==> trial 7 <==
==> flow/design.v <==
module buck_v1_0 #(
  parameter model_data_width = 25,
  parameter model_decimal_width = 16
)(
  input aclk, 
  input resetn, 
  input clock_enable,
  input pwm, 
  input signed [model_data_width-1:0] input_voltage,
  input signed [model_data_width-1:0] period_inductor,
  input signed [model_data_width-1:0] period_capacitor,
  input signed [model_data_width-1:0] inverse_resistor,
  output reg signed [model_data_width-1:0] inductor_current,
  output signed [model_data_width-1:0] capacitor_current,
  output signed [model_data_width-1:0] output_current,
  output reg signed [model_data_width-1:0] output_voltage  
);
  wire signed [model_data_width-1:0] voltage_diff;  
  wire signed [(model_data_width*2)-1:0] voltage_diff_intl_2width;  
  wire signed [model_data_width-1:0] voltage_diff_intl;  
  wire signed [(model_data_width*2)-1:0] capacitor_current_intc_2width;  
  wire signed [model_data_width-1:0] capacitor_current_intc;  
  wire signed [(model_data_width*2)-1:0] output_current_2width;  
  assign voltage_diff = pwm? input_voltage - output_voltage: -output_voltage;
  assign voltage_diff_intl_2width = voltage_diff * period_inductor;
  assign voltage_diff_intl = voltage_diff_intl_2width >>> model_decimal_width;
  always @(posedge aclk)
    if (!resetn)
      inductor_current <= 0;
    else 
      if (clock_enable)
        inductor_current <= inductor_current + voltage_diff_intl;
  assign capacitor_current = inductor_current - output_current;
  assign capacitor_current_intc_2width = capacitor_current * period_capacitor;
  assign capacitor_current_intc = capacitor_current_intc_2width >>> model_decimal_width;
  always @(posedge aclk)
    if (!resetn)
      output_voltage <= 0;
    else 
      if (clock_enable)
        output_voltage <= output_voltage + capacitor_current_intc;
  assign output_current_2width = output_voltage * inverse_resistor;
  assign output_current = output_current_2width >>> model_decimal_width;
endmodule
==> flow/run.sh <==
#!/bin/bash
# the make line also repeats each setting of config.mk as NAME=value (left out here)
make -C /OpenROAD-flow-scripts/flow DESIGN_CONFIG=/design/flow/config.mk WORK_HOME=/design/flow/orfs CLKGATE_MAP_FILE= finish
==> flow/config.mk <==
export PLATFORM = sky130hd
export DESIGN_NAME = buck_v1_0
export DESIGN_NICKNAME = buck_v1_0
export VERILOG_FILES = /design/flow/design.v
export SDC_FILE = /design/flow/constraint.sdc
export NUM_CORES = 4
export LEC_CHECK = 0
export ABC_AREA = 1
export CAP_MARGIN = 0
export CELL_PAD_IN_SITES_GLOBAL_PLACEMENT = 0
export CORE_MARGIN = 2
export CORE_UTILIZATION = 72
export CTS_CLUSTER_DIAMETER = 183
export CTS_CLUSTER_SIZE = 16
export GPL_ROUTABILITY_DRIVEN = 1
export MIN_ROUTING_LAYER = met1
export PLACE_DENSITY_LB_ADDON = 0.08
export SETUP_SLACK_MARGIN = -0.63
export SLEW_MARGIN = 20
export TNS_END_PERCENT = 95
==> flow/constraint.sdc <==
create_clock -name core_clock -period 10.5 [get_ports {aclk}]
set_input_delay 2.1000 -clock core_clock [delete_from_list [all_inputs] [get_ports {aclk}]]
set_output_delay 2.1000 -clock core_clock [all_outputs]
set_load 0.01 [all_outputs]
==> inputs of trial 73, as changes to trial 7 <==
CAP_MARGIN = 15   (was 0)
CELL_PAD_IN_SITES_GLOBAL_PLACEMENT = unset   (was 0)
CTS_CLUSTER_DIAMETER = 299   (was 183)
CTS_CLUSTER_SIZE = unset   (was 16)
GPL_ROUTABILITY_DRIVEN = unset   (was 1)
HOLD_SLACK_MARGIN = 0.29   (was unset)
MAX_ROUTING_LAYER = met4   (was unset)
MIN_ROUTING_LAYER = unset   (was met1)
PLACE_DENSITY_LB_ADDON = unset   (was 0.08)
SETUP_SLACK_MARGIN = unset   (was -0.63)
TNS_END_PERCENT = unset   (was 95)
==> flow/constraint.sdc (replaced) <==
create_clock -name core_clock -period 14.1 [get_ports {aclk}]
set_input_delay 2.8200 -clock core_clock [delete_from_list [all_inputs] [get_ports {aclk}]]
set_output_delay 2.8200 -clock core_clock [all_outputs]
set_load 0.01 [all_outputs]
==> metrics.yaml <==
global_routing:
  grtUsageMet3_pct: 18.3
  grt_use_met1_pct: 61.5
  total_routing_usage_reported_by_global_routing_pct: 54.5
outcome:
  check.faults: "setup timing"
  status: "complete, but fails checks"
final_timing:
  setup-violations-final: 35
  postLayoutSetupSlackWorst_ns: -3.93
# the run above: trial 73

==> metrics.yaml <==
outcome:
  status: "did not finish"
  failed_stage: "global routing"
  run.stop_error: "[ERROR GRT-0232] Routing congestion too high. Check the congestion heatmap in the GUI."
global_routing:
  grtUsageMet3_pct: 83.6
  grt_use_met1_pct: 88.8
  total_routing_usage_reported_by_global_routing_pct: 91.1
  globalRoute.busiestLayer: "met2"
clocking:
  clockRootBuffer: "clkbuf_16"
yosys:
  synth-seq-area-share_pct: 1.50
  compound_area_share_pct: 4.42
  synthDominantAreaCellType: "fa_1"
# the run above: trial 7


---

==> inputs of trial 31 <==
Starts from the design.v that is shown in full above.
Settings: LEC_CHECK=0, ABC_AREA=1, CAP_MARGIN=20, CORE_ASPECT_RATIO=0.5, CORE_MARGIN=2, CORE_UTILIZATION=72, CTS_CLUSTER_DIAMETER=362, CTS_CLUSTER_SIZE=100, PLACE_DENSITY=0.35, SETUP_SLACK_MARGIN=1.49, SLEW_MARGIN=20, TNS_END_PERCENT=5; clock period 14.5 ns.
run.sh (not shown) runs the stock make flow with config.mk's settings and CLKGATE_MAP_FILE=.
==> inputs of build 23, as changes to trial 31 <==
ABC_AREA = default   (was 1)
CORE_ASPECT_RATIO = default   (was 0.5)
CORE_UTILIZATION = 68   (was 72)
CTS_CLUSTER_DIAMETER = 364   (was 362)
CTS_CLUSTER_SIZE = 41   (was 100)
PLACE_DENSITY = default   (was 0.35)
SETUP_SLACK_MARGIN = default   (was 1.49)
TNS_END_PERCENT = default   (was 5)
==> flow/constraint.sdc (replaced) <==
create_clock -name core_clock -period 17.2 [get_ports {aclk}]
set_input_delay 3.4400 -clock core_clock [delete_from_list [all_inputs] [get_ports {aclk}]]
set_output_delay 3.4400 -clock core_clock [all_outputs]
set_load 0.01 [all_outputs]
==> notes <==
- In trial 31 the via count is higher than in build 23, by about 25%.
- Final area: trial 31 is larger than build 23 (7.2%).
- Worst hold slack: trial 31 is worse than build 23 (34 ps).
- In trial 31 the synthesized area is larger than in build 23, by 4.1%.
- In build 23 the wire length is lower than in trial 31, by 23%.
- In trial 31 the core utilization is higher than in build 23, by 7.7 points.
- Against build 23, the first-iteration DRC count of trial 31 is larger by about 120%.
- Critical path depth: build 23 is lower than trial 31 (5).
- Trial 31 completed and failed the layout checks on setup timing. Build 23 completed, yet does not pass: setup timing.
- Of build 23 and trial 31, trial 31 has the higher global-route usage (gap 11 points).
- Between build 23 and trial 31, the lower synthesized cell count is in build 23 (gap 16%, measured against trial 31).
==> figures <==
                                                                          trial 31         build 23
Unique cell types                                                               59               74
Total standard cell area after synthesis                               66,700 um^2      64,000 um^2
Minimum hold slack                                                          551 ps           584 ps
Highest cell delay on the worst timing path                                 570 ps           550 ps
Count of plain and timing-repair buffers                                     1,072              847
Worst clock skew                                                           9.03 ps          7.61 ps
Total of cells resized after clock tree synthesis                              392              242
Starting density of the core                                                 0.731            0.686
Setup Slack @ Placement                                                   -4110 ps         -3160 ps
Crit path buffers/inverters                                                     22               15
Largest net degree at the start of global routing                               69               51
Outcome                                                            failed layout checks  failed layout checks
Layout check failures                                                 setup timing     setup timing
Area of the core                                                       91,200 um^2      93,300 um^2
Number of well taps                                                          1,240            1,254
Routability cong.                                                             1.06            0.966
Total global routing track utilization                                       0.500            0.388
Setup repair bufs after CTS                                                     62              100
Layout-stage area growth over the synthesis result                           18.8%            15.4%
Number of antenna violations at the first check in global routing                5                4

---

==> run a: inputs <==
RTL: the design.v shown in full above, as it stands there.
export LEC_CHECK = 0
export CAP_MARGIN = 20
export CORE_MARGIN = 2
export CORE_UTILIZATION = 40
export GPL_ROUTABILITY_DRIVEN = 0
export MAX_ROUTING_LAYER = met4
export SLEW_MARGIN = 20
create_clock -name core_clock -period 28.0 [get_ports {aclk}]
==> inputs of run b, as changes to run a <==
- CTS_CLUSTER_SIZE: unset -> 22
==> flow/constraint.sdc (replaced) <==
create_clock -name core_clock -period 16.9 [get_ports {aclk}]
set_input_delay 3.3800 -clock core_clock [delete_from_list [all_inputs] [get_ports {aclk}]]
set_output_delay 3.3800 -clock core_clock [all_outputs]
set_load 0.01 [all_outputs]
==> qor_table.md <==
| Metric | This run | Unit |
|:---|:---|:---|
| Final critical-path setup slack | -2.55 | ns |
| GR Layer Usage met2 | 40.1 | % |
| Status | complete, but fails checks | - |
| Final-report setup violation count | 22 | - |
| Unrepaired setup endpoints after global routing | true | - |
| Blocking Checks | setup timing | - |
The numbers above come from run b.

==> qor_table.md <==
| Metric | This run | Unit |
|:---|:---|:---|
| Status | no timing/DRC/antenna violations | - |
| Unrepaired setup endpoints after global routing | false | - |
| GR Layer Usage met2 | 38.7 | % |
| Met1 layer wirelength in the final routing | 82,400 | um |
| Final-report setup violation count | 0 | - |
The numbers above come from run a.


---

==> cedar <==
// buck_v1_0: RTL as listed in full above, without the edits since
Settings: LEC_CHECK=0, ABC_AREA=1, CAP_MARGIN=20, CORE_ASPECT_RATIO=0.5, CORE_MARGIN=2, CORE_UTILIZATION=64, CTS_CLUSTER_DIAMETER=291, CTS_CLUSTER_SIZE=100, PLACE_DENSITY=0.35, SLEW_MARGIN=20, TNS_END_PERCENT=5; clock period 20.0 ns.
==> inputs of fjord, as changes to cedar <==
==> flow/config.mk (replaced) <==
export PLATFORM = sky130hd
export DESIGN_NAME = buck_v1_0
export DESIGN_NICKNAME = buck_v1_0
export VERILOG_FILES = /design/flow/design.v
export SDC_FILE = /design/flow/constraint.sdc
export NUM_CORES = 4
export LEC_CHECK = 0
export ABC_AREA = 1
export CAP_MARGIN = 20
export CORE_MARGIN = 2
export CORE_UTILIZATION = 68
export CTS_CLUSTER_DIAMETER = 372
export CTS_CLUSTER_SIZE = 98
export PLACE_DENSITY = 0.39
export SLEW_MARGIN = 20
export TNS_END_PERCENT = 30
==> flow/constraint.sdc (replaced) <==
create_clock -name core_clock -period 16.4 [get_ports {aclk}]
set_input_delay 3.2800 -clock core_clock [delete_from_list [all_inputs] [get_ports {aclk}]]
set_output_delay 3.2800 -clock core_clock [all_outputs]
set_load 0.01 [all_outputs]
==> GITHUB_STEP_SUMMARY <==
### Flow metrics

| Metric | Value |
|---|---|
| Die Ht | 317.1 um |
| Final non-filler cell total | 10590 |
| Final setup vio count | 21 |
| Global-route wire length before repair | approximately 360000 um |
| Final WS setup | -1277 ps |
| Routed wire length on met2 | 103000 um |
| SO Viols | setup timing |
| Max FO, Critical Path | 7 |
| Outcome | finished with violations |
(the above is from fjord)
==> GITHUB_STEP_SUMMARY <==
### Flow metrics

| Metric | Value |
|---|---|
| Placer congestion estimate | between 1 and 1.5 |
| Met2 GRT Util | between 60 and 70% |
| Outcome | no timing/DRC/antenna violations |
| Routed wire length on met2 | 98920 um |
| Die Ht | roughly 230 um |
| Final setup vio count | 0 |
| Final WS setup | 754.0 ps |
| Cell row count | 83 |
| Max FO, Critical Path | 12 |
| TritonCTS Buffers | 5 |
| Global-route wire length before repair | 345000 um |
| Initial antenna violation count | 5 |
| CP bufs+invs | 27 |
(the above is from cedar)

---

==> 10-10 <==
Starts from the design.v that is shown in full above.
==> flow/config.mk <==
export PLATFORM = sky130hd
export DESIGN_NAME = buck_v1_0
export DESIGN_NICKNAME = buck_v1_0
export VERILOG_FILES = /design/flow/design.v
export SDC_FILE = /design/flow/constraint.sdc
export NUM_CORES = 4
export LEC_CHECK = 0
export CAP_MARGIN = 20
export CORE_MARGIN = 2
export CORE_UTILIZATION = 72
export CTS_CLUSTER_DIAMETER = 155
export MAX_ROUTING_LAYER = met4
export SLEW_MARGIN = 20
==> flow/constraint.sdc <==
create_clock -name core_clock -period 18.3 [get_ports {aclk}]
set_input_delay 3.6600 -clock core_clock [delete_from_list [all_inputs] [get_ports {aclk}]]
set_output_delay 3.6600 -clock core_clock [all_outputs]
set_load 0.01 [all_outputs]
==> 03-12 (differences from 10-10) <==
CORE_UTILIZATION = 40   (was 72)
CTS_CLUSTER_DIAMETER = unset   (was 155)
MAX_ROUTING_LAYER = unset   (was met4)
==> flow/constraint.sdc (replaced) <==
create_clock -name core_clock -period 25.4 [get_ports {aclk}]
set_input_delay 5.0800 -clock core_clock [delete_from_list [all_inputs] [get_ports {aclk}]]
set_output_delay 5.0800 -clock core_clock [all_outputs]
set_load 0.01 [all_outputs]
==> 04-05 (differences from 10-10) <==
CAP_MARGIN = 10   (was 20)
CORE_UTILIZATION = 71   (was 72)
CTS_CLUSTER_DIAMETER = 364   (was 155)
CTS_CLUSTER_SIZE = 41   (was unset)
MAX_ROUTING_LAYER = unset   (was met4)
==> flow/constraint.sdc (replaced) <==
create_clock -name core_clock -period 14.0 [get_ports {aclk}]
set_input_delay 2.8000 -clock core_clock [delete_from_list [all_inputs] [get_ports {aclk}]]
set_output_delay 2.8000 -clock core_clock [all_outputs]
set_load 0.01 [all_outputs]
==> Slide: Implementation Results <==
Key Metrics from the Run

Placement
  – Gp weighted congestion: 0.9997

Global route
  – GRT Util Overall: 0.4154

Timing
  – Skew final: 0.007800 ns
  – Setup slack after layout: -5.120 ns
  – Actual slew at the worst max-slew pin: 1.188 ns
  – Setup Viol. Count Final: 30

Routing
  – Routed wl met2: 88.38 mm

Outcome
  – Run status: complete, but fails checks
  – Layout check faults: negative setup slack

Floorplanning
  – Die Wd: 304.3 µm
Source of the figures above: 04-05

==> Slide: Implementation Results <==
Key Metrics from the Run

Placement
  – Gp weighted congestion: 0.9046

Timing
  – Skew final: 0.01589 ns
  – Actual slew at the worst max-slew pin: 1.219 ns
  – Setup Viol. Count Final: 0

Outcome
  – Run status: complete, no violations

Routing
  – Routed wl met2: 86.39 mm

Global route
  – GRT Util Overall: 0.2389

Floorplanning
  – Die Wd: 404.1 µm
Source of the figures above: 03-12

==> Slide: Implementation Results <==
Key Metrics from the Run

Outcome
  – Run status: complete, but fails checks
  – Layout check faults: negative setup slack

Timing
  – Skew final: 0.02120 ns
  – Setup slack after layout: -1.815 ns
  – Setup Viol. Count Final: 12
  – Actual slew at the worst max-slew pin: 1.248 ns

Floorplanning
  – Die Wd: 302.2 µm

Routing
  – Routed wl met2: 86.29 mm
Source of the figures above: 10-10


---

==> v26: inputs <==
Starts from the design.v that is shown in full above.
clock: 14.5 ns
lec_check: 0
abc_area: 0
cap_margin: 20
core_aspect_ratio: 0.5
core_margin: 2
core_utilization: 72
cts_cluster_diameter: 362
cts_cluster_size: 100
place_density: 0.35
setup_slack_margin: 1.49
slew_margin: 20
tns_end_percent: 5
==> inputs of v11, as changes to v26 <==
Settings changed: ABC_AREA 0 to not set, CORE_ASPECT_RATIO 0.5 to not set, CORE_UTILIZATION 72 to 11, CTS_CLUSTER_DIAMETER 362 to not set, CTS_CLUSTER_SIZE 100 to not set, PLACE_DENSITY 0.35 to not set, SETUP_SLACK_MARGIN 1.49 to not set, TNS_END_PERCENT 5 to not set.
==> flow/constraint.sdc (replaced) <==
create_clock -name core_clock -period 42.3 [get_ports {aclk}]
set_input_delay 8.4600 -clock core_clock [delete_from_list [all_inputs] [get_ports {aclk}]]
set_output_delay 8.4600 -clock core_clock [all_outputs]
set_load 0.01 [all_outputs]
==> inputs of v13, as changes to v26 <==
Settings changed: ABC_AREA 0 to not set, CORE_UTILIZATION 72 to 65, CTS_CLUSTER_DIAMETER 362 to not set, CTS_CLUSTER_SIZE 100 to 11, HOLD_SLACK_MARGIN set to 0.28, PLACE_DENSITY 0.35 to not set, SETUP_SLACK_MARGIN 1.49 to not set.
==> flow/constraint.sdc (replaced) <==
create_clock -name core_clock -period 28.0 [get_ports {aclk}]
set_input_delay 5.6000 -clock core_clock [delete_from_list [all_inputs] [get_ports {aclk}]]
set_output_delay 5.6000 -clock core_clock [all_outputs]
set_load 0.01 [all_outputs]
==> results <==
| item | v13 | v11 | v26 |
|---|---|---|---|
| DR WL met2 | 83400 um | 99900 um | 94400 um |
| Crit share post-route | 87.8% | 66.6% | 135% |
| Final setup violation count | 0 | 0 | 30 |
| Run status | no timing/DRC/antenna violations | no timing/DRC/antenna violations | failed layout checks |
| Layout check failures | - | - | negative setup slack |
| Number of vias per cell after detailed routing | 5.65 | 3.17 | 5.86 |
| Slew @ Worst Pin | 1220 ps | 1070 ps | 1270 ps |
| Crit Reg-Reg Startpoint | output_voltage[9] | output_voltage[6] | output_voltage[5] |
| 1st-iter DRT viols | 3648 | 3039 | 4736 |
| Pin count of the biggest net entering global routing | 51 | 51 | 48 |
| Inserted tap cell count | 1328 | 7755 | 1185 |
| Nature of the critical path endpoint | flip-flop | output pin | flip-flop |
| Worst setup path end | output_voltage[24] | capacitor_current[24] | output_voltage[24] |
| Met3 track demand over resource in global routing | 8.08% | 2.81% | 9.75% |
| Critical path fanouts, max | 26 | 25 | 5 |
| Fin Clk Skew | 9.28 ps | 15.2 ps | 11.5 ps |
| Number of antenna cells inserted | 0 | 22 | 11 |
| Final sum of negative setup slack | 0 ps | 0 ps | -89840 ps |
| Routability-driven placement congestion ratio | 0.967 | 0.855 | 1.02 |
